Design fir_7_7, start of the top module:
module fir_7_7(
    input clk,
    input rst,
    input [7:0] weight_data,
    input [2:0] weight_idx,
    input weight_valid,
    output weight_ready,
    input [7:0] input_data,
    input input_valid,
    output input_ready,
    output [15:0] output_data,
    input output_ready,
    output output_valid 
    );
Size: about 130 flip-flops, ~43 I/O pins, about 21000 um^2 of cells after synthesis.
Settings: LEC_CHECK=0, ABC_AREA=1, CAP_MARGIN=30, CORE_MARGIN=8, CORE_UTILIZATION=53, CTS_CLUSTER_DIAMETER=319, GPL_TIMING_DRIVEN=0, MAX_ROUTING_LAYER=met5, PLACE_DENSITY=0.92, SETUP_SLACK_MARGIN=0.24, SLEW_MARGIN=20; clock period 9.18 ns.
run.sh (not shown) runs the stock make flow with config.mk's settings and CLKGATE_MAP_FILE=.
The baseline ran to the end with no violations.
Then changed:
- CORE_ASPECT_RATIO: not set -> 0.71
- CTS_CLUSTER_DIAMETER: 319 -> 229
- MAX_ROUTING_LAYER: met5 -> met4
- SLEW_MARGIN: 20 -> 35
- TNS_END_PERCENT: not set -> 90
- clock period: 9.18 -> 9.43 ns (I/O delays scaled with it)
Result: The new run went through all stages and came out clean; worst setup slack gets better by 0.10 ns; final area shrinks by about 0.3%; global-route usage shrinks by 0.48 points; critical path depth grows by 2; clock-buffer cell count shrinks by 3; sequential cell count is unchanged; via count shrinks by 1.7%; wire length shrinks by 3.9%; register-to-register slack gets better by 0.10 ns.
Then changed:
- CAP_MARGIN: 30 -> 20
- CORE_ASPECT_RATIO: 0.71 -> not set
- CORE_MARGIN: 8 -> 2
- CORE_UTILIZATION: 53 -> 70
- CTS_CLUSTER_DIAMETER: 229 -> not set
- GPL_TIMING_DRIVEN: 0 -> not set
- MAX_ROUTING_LAYER: met4 -> not set
- PLACE_DENSITY: 0.92 -> not set
- SETUP_SLACK_MARGIN: 0.24 -> -0.11
- SLEW_MARGIN: 35 -> 20
- TNS_END_PERCENT: 90 -> not set
- clock period: 9.43 -> 5.78 ns (I/O delays scaled with it)
With this change the flow ran to the end with violations: negative setup slack. Global-route usage climbs by 14 points. Register-to-register slack degrades by 2.7 ns. Die size fell by a quarter to a third. Final area grows by a little under a tenth. Utilization is higher by 25 points.
Then changed:
- ABC_AREA: 1 -> not set
- CORE_UTILIZATION: 70 -> 40
- SETUP_SLACK_MARGIN: -0.11 -> not set
- clock period: 5.78 -> 9.06 ns (I/O delays scaled with it)
Outcome: The changed run ran to the end with no violations; wire length falls by about 7%; power falls by about 70%; synthesized area falls by about 4.5%; die area rises by 65%; count of clock-buffer cells in the layout does not change; first-iteration DRC count falls by 39%; sequential cell count is unchanged; clock skew rises by 0.0081 ns; fmax falls by about 8%; clock power falls by 35%.
Then changed:
- CORE_MARGIN: 2 -> 3
- PLACE_DENSITY: not set -> 0.63
- SLEW_MARGIN: 20 -> 5
- clock period: 9.06 -> 8.0 ns (I/O delays scaled with it)
Worst hold slack hardly moves.
Area after synthesis is unchanged.
Setup slack degrades by 1.1 ns.
Routed wire length goes up slightly.
Combinational power goes up by about a fifth.
Die size goes up slightly.
Core utilization goes up by 0.12 points.
Design area goes up slightly.
Then changed:
- CORE_ASPECT_RATIO: not set -> 0.5
- CORE_MARGIN: 3 -> 2
- CORE_UTILIZATION: 40 -> 28
- CTS_CLUSTER_DIAMETER: not set -> 178
- CTS_CLUSTER_SIZE: not set -> 98
- PLACE_DENSITY: 0.63 -> 0.4
- SETUP_SLACK_MARGIN: not set -> -0.76
- SLEW_MARGIN: 5 -> 0
Effect: Total power rises by 0.58%; worst setup slack gets better by 0.064 ns; flip-flop count does not change.

Starting RTL as in the previous note.
Settings: LEC_CHECK=0, ABC_AREA=1, CAP_MARGIN=30, CORE_MARGIN=8, CORE_UTILIZATION=49, CTS_CLUSTER_DIAMETER=308, CTS_CLUSTER_SIZE=98, GPL_TIMING_DRIVEN=0, MAX_ROUTING_LAYER=met5, PLACE_DENSITY=0.4, SETUP_SLACK_MARGIN=2.11, SLEW_MARGIN=20, TNS_END_PERCENT=35; clock period 9.18 ns.
The baseline went through all stages and came out clean.
Rerun with:
Settings changed: ABC_AREA 1 to not set, CAP_MARGIN 30 to 20, CORE_MARGIN 8 to 2, CORE_UTILIZATION 49 to 40, CTS_CLUSTER_DIAMETER 308 to not set, CTS_CLUSTER_SIZE 98 to not set, GPL_TIMING_DRIVEN 0 to not set, MAX_ROUTING_LAYER met5 to not set, PLACE_DENSITY 0.4 to not set, SETUP_SLACK_MARGIN 2.11 to not set, TNS_END_PERCENT 35 to not set.
Clock period 9.18 ns to 8.0 ns, I/O delays scaled along.
Effect: Power went down by 41%. Clock-buffer cell count went down by 2. Die area went up by 4.4%. Wire length went down by 3.9%.
Rerun with:
Settings changed: ABC_AREA set to 1, CORE_ASPECT_RATIO set to 1.91, CTS_CLUSTER_DIAMETER set to 235, CTS_CLUSTER_SIZE set to 60, PLACE_DENSITY set to 0.63, SLEW_MARGIN 20 to 5.
What happened: Sequential cell count stays the same. Power went up by 90%. Cell area went up by 2.7%. First-iteration DRC count went up by 2.5%. Synthesized cell count went up by 23%. Routed wire length went up by 14%. Sequential share of layout area went down by 0.38 points. Non-clock buffer count went down by 9.

The RTL this note starts from:
==> flow/design.v <==
`timescale 1ns / 1ps
module fir_7_7(
    input clk,
    input rst,
    input [7:0] weight_data,
    input [2:0] weight_idx,
    input weight_valid,
    output weight_ready,
    input [7:0] input_data,
    input input_valid,
    output input_ready,
    output [15:0] output_data,
    input output_ready,
    output output_valid 
    );
    reg i_ready;
    reg w_ready;
    assign input_ready = i_ready;
    assign weight_ready = w_ready;
    wire [15:0] products [6:0];
    wire [15:0] sums [ 5:0];
    reg [7:0] inputs [6:0];
    reg [7:0] weights [6:0];
    reg [15:0] result;
    assign output_data = result;
    reg output_valid_delay;
    reg output_valid_r;
    assign output_valid = output_valid_r;
    always@(posedge clk)
    begin
        if(input_valid & input_ready)
            output_valid_delay <= 1;
        else
            output_valid_delay <= 0;
        output_valid_r <= output_valid_delay;
    end
    always@(posedge clk)
    begin
        if(rst)
        begin
            inputs[0] <= 0;
            inputs[1] <= 0;
            inputs[2] <= 0;
            inputs[3] <= 0;
            inputs[4] <= 0;
            inputs[5] <= 0;
            inputs[6] <= 0;
            weights[0] <= 0;
            weights[1] <= 0;
            weights[2] <= 0;
            weights[3] <= 0;
            weights[4] <= 0;
            weights[5] <= 0;
            weights[6] <= 0;
            result <= 0;
            i_ready <= 0;
            w_ready <= 0;
        end else begin
            i_ready <= 1;
            w_ready <= 1;
            if(weight_ready & weight_valid)begin
                weights[weight_idx] <= weight_data;
            end
            if(input_valid & input_ready)begin
                inputs[0] <= input_data;
                inputs[1] <= inputs[0];
                inputs[2] <= inputs[1];
                inputs[3] <= inputs[2];
                inputs[4] <= inputs[3];
                inputs[5] <= inputs[4];
                inputs[6] <= inputs[5];
            end
            if(output_valid & output_ready)begin
                result <= sums[5];
            end
        end
    end
    multiplier m0(inputs[0], weights[0], products[0]);
    multiplier m1(inputs[1], weights[1], products[1]);
    multiplier m2(inputs[2], weights[2], products[2]);
    multiplier m3(inputs[3], weights[3], products[3]);
    multiplier m4(inputs[4], weights[4], products[4]);
    multiplier m5(inputs[5], weights[5], products[5]);
    multiplier m6(inputs[6], weights[6], products[6]);
    adder a0(products[0], products[1], sums[0]);
    adder a1(products[2], products[3], sums[1]);
    adder a2(products[4], products[5], sums[2]);
    adder a3(products[6], sums[0], sums[3]);
    adder a4(sums[1], sums[2], sums[4]);
    adder a5(sums[3], sums[4], sums[5]);
endmodule
module adder(
    input [15:0] addend1,
    input [15:0] addend2,
    output [15:0] sum
    );
    assign sum = addend1 + addend2;
endmodule
module multiplier(
    input [7:0] weight_data,
    input [7:0] input_data,
    output [15:0] product
    );
    assign product = weight_data * input_data;
endmodule
==> flow/config.mk <==
export PLATFORM = sky130hd
export DESIGN_NAME = fir_7_7
export DESIGN_NICKNAME = fir_7_7
export VERILOG_FILES = /design/flow/design.v
export SDC_FILE = /design/flow/constraint.sdc
export NUM_CORES = 4
export LEC_CHECK = 0
export CAP_MARGIN = 40
export CORE_MARGIN = 2
export CORE_UTILIZATION = 72
export CTS_CLUSTER_DIAMETER = 59
export SETUP_SLACK_MARGIN = -0.34
export SLEW_MARGIN = 20
==> flow/constraint.sdc <==
create_clock -name core_clock -period 5.05 [get_ports {clk}]
set_input_delay 1.0100 -clock core_clock [delete_from_list [all_inputs] [get_ports {clk}]]
set_output_delay 1.0100 -clock core_clock [all_outputs]
set_load 0.01 [all_outputs]
The baseline reached the layout checks and failed them: setup timing.
Rerun with:
- CAP_MARGIN: 40 -> 20
- CORE_UTILIZATION: 72 -> 70
- CTS_CLUSTER_DIAMETER: 59 -> unset
- HOLD_SLACK_MARGIN: unset -> -0.08
- SETUP_SLACK_MARGIN: -0.34 -> unset
- clock period: 5.05 -> 6.51 ns (I/O delays scaled with it)
The changed run completed, yet does not pass: setup timing.
Worst hold slack gains 4.4 ps.
Cell area stays flat.
Count of clock-buffer cells in the layout is lower by 1.
Cell count rose by about 1.3%.
Area after synthesis does not change.
Wire length decreases by about 2.5%.
Via count is lower by 0.90%.
Setup slack is better by 1500 ps.
Sequential power falls by 22%.
Total power goes down by about 25%.
Rerun with:
- ABC_AREA: unset -> 1
- CAP_MARGIN: 20 -> 15
- HOLD_SLACK_MARGIN: -0.08 -> unset
- SETUP_SLACK_MARGIN: unset -> -0.31
- clock period: 6.51 -> 5.78 ns (I/O delays scaled with it)
What happened: The new run produced a layout that fails on setup timing; clock power rises by about 10%; utilization goes down by 1.7 points; first-iteration DRC count goes up by 4.1%; worst hold slack loses 15 ps.
Rerun with:
- ABC_AREA: 1 -> unset
- CAP_MARGIN: 15 -> 20
- CORE_UTILIZATION: 70 -> 29
- SETUP_SLACK_MARGIN: -0.31 -> unset
- clock period: 5.78 -> 7.51 ns (I/O delays scaled with it)
The new run passed the timing, design-rule and antenna checks. Global-route usage decreases by 24 points. Power decreases by 67%. Maximum frequency decreases by 5.1%. Synthesized cell count decreases by 18%. Wire length decreases by 7.8%. Area after synthesis decreases by 4.5%. Final area decreases by 7.2%. Count of clock-buffer cells in the layout increases by 1. Sequential cell count stays the same. Non-clock buffer count decreases by 164. Combinational power decreases by 94%.
Power figures rest on the tool's default switching activity, not on a simulated workload.
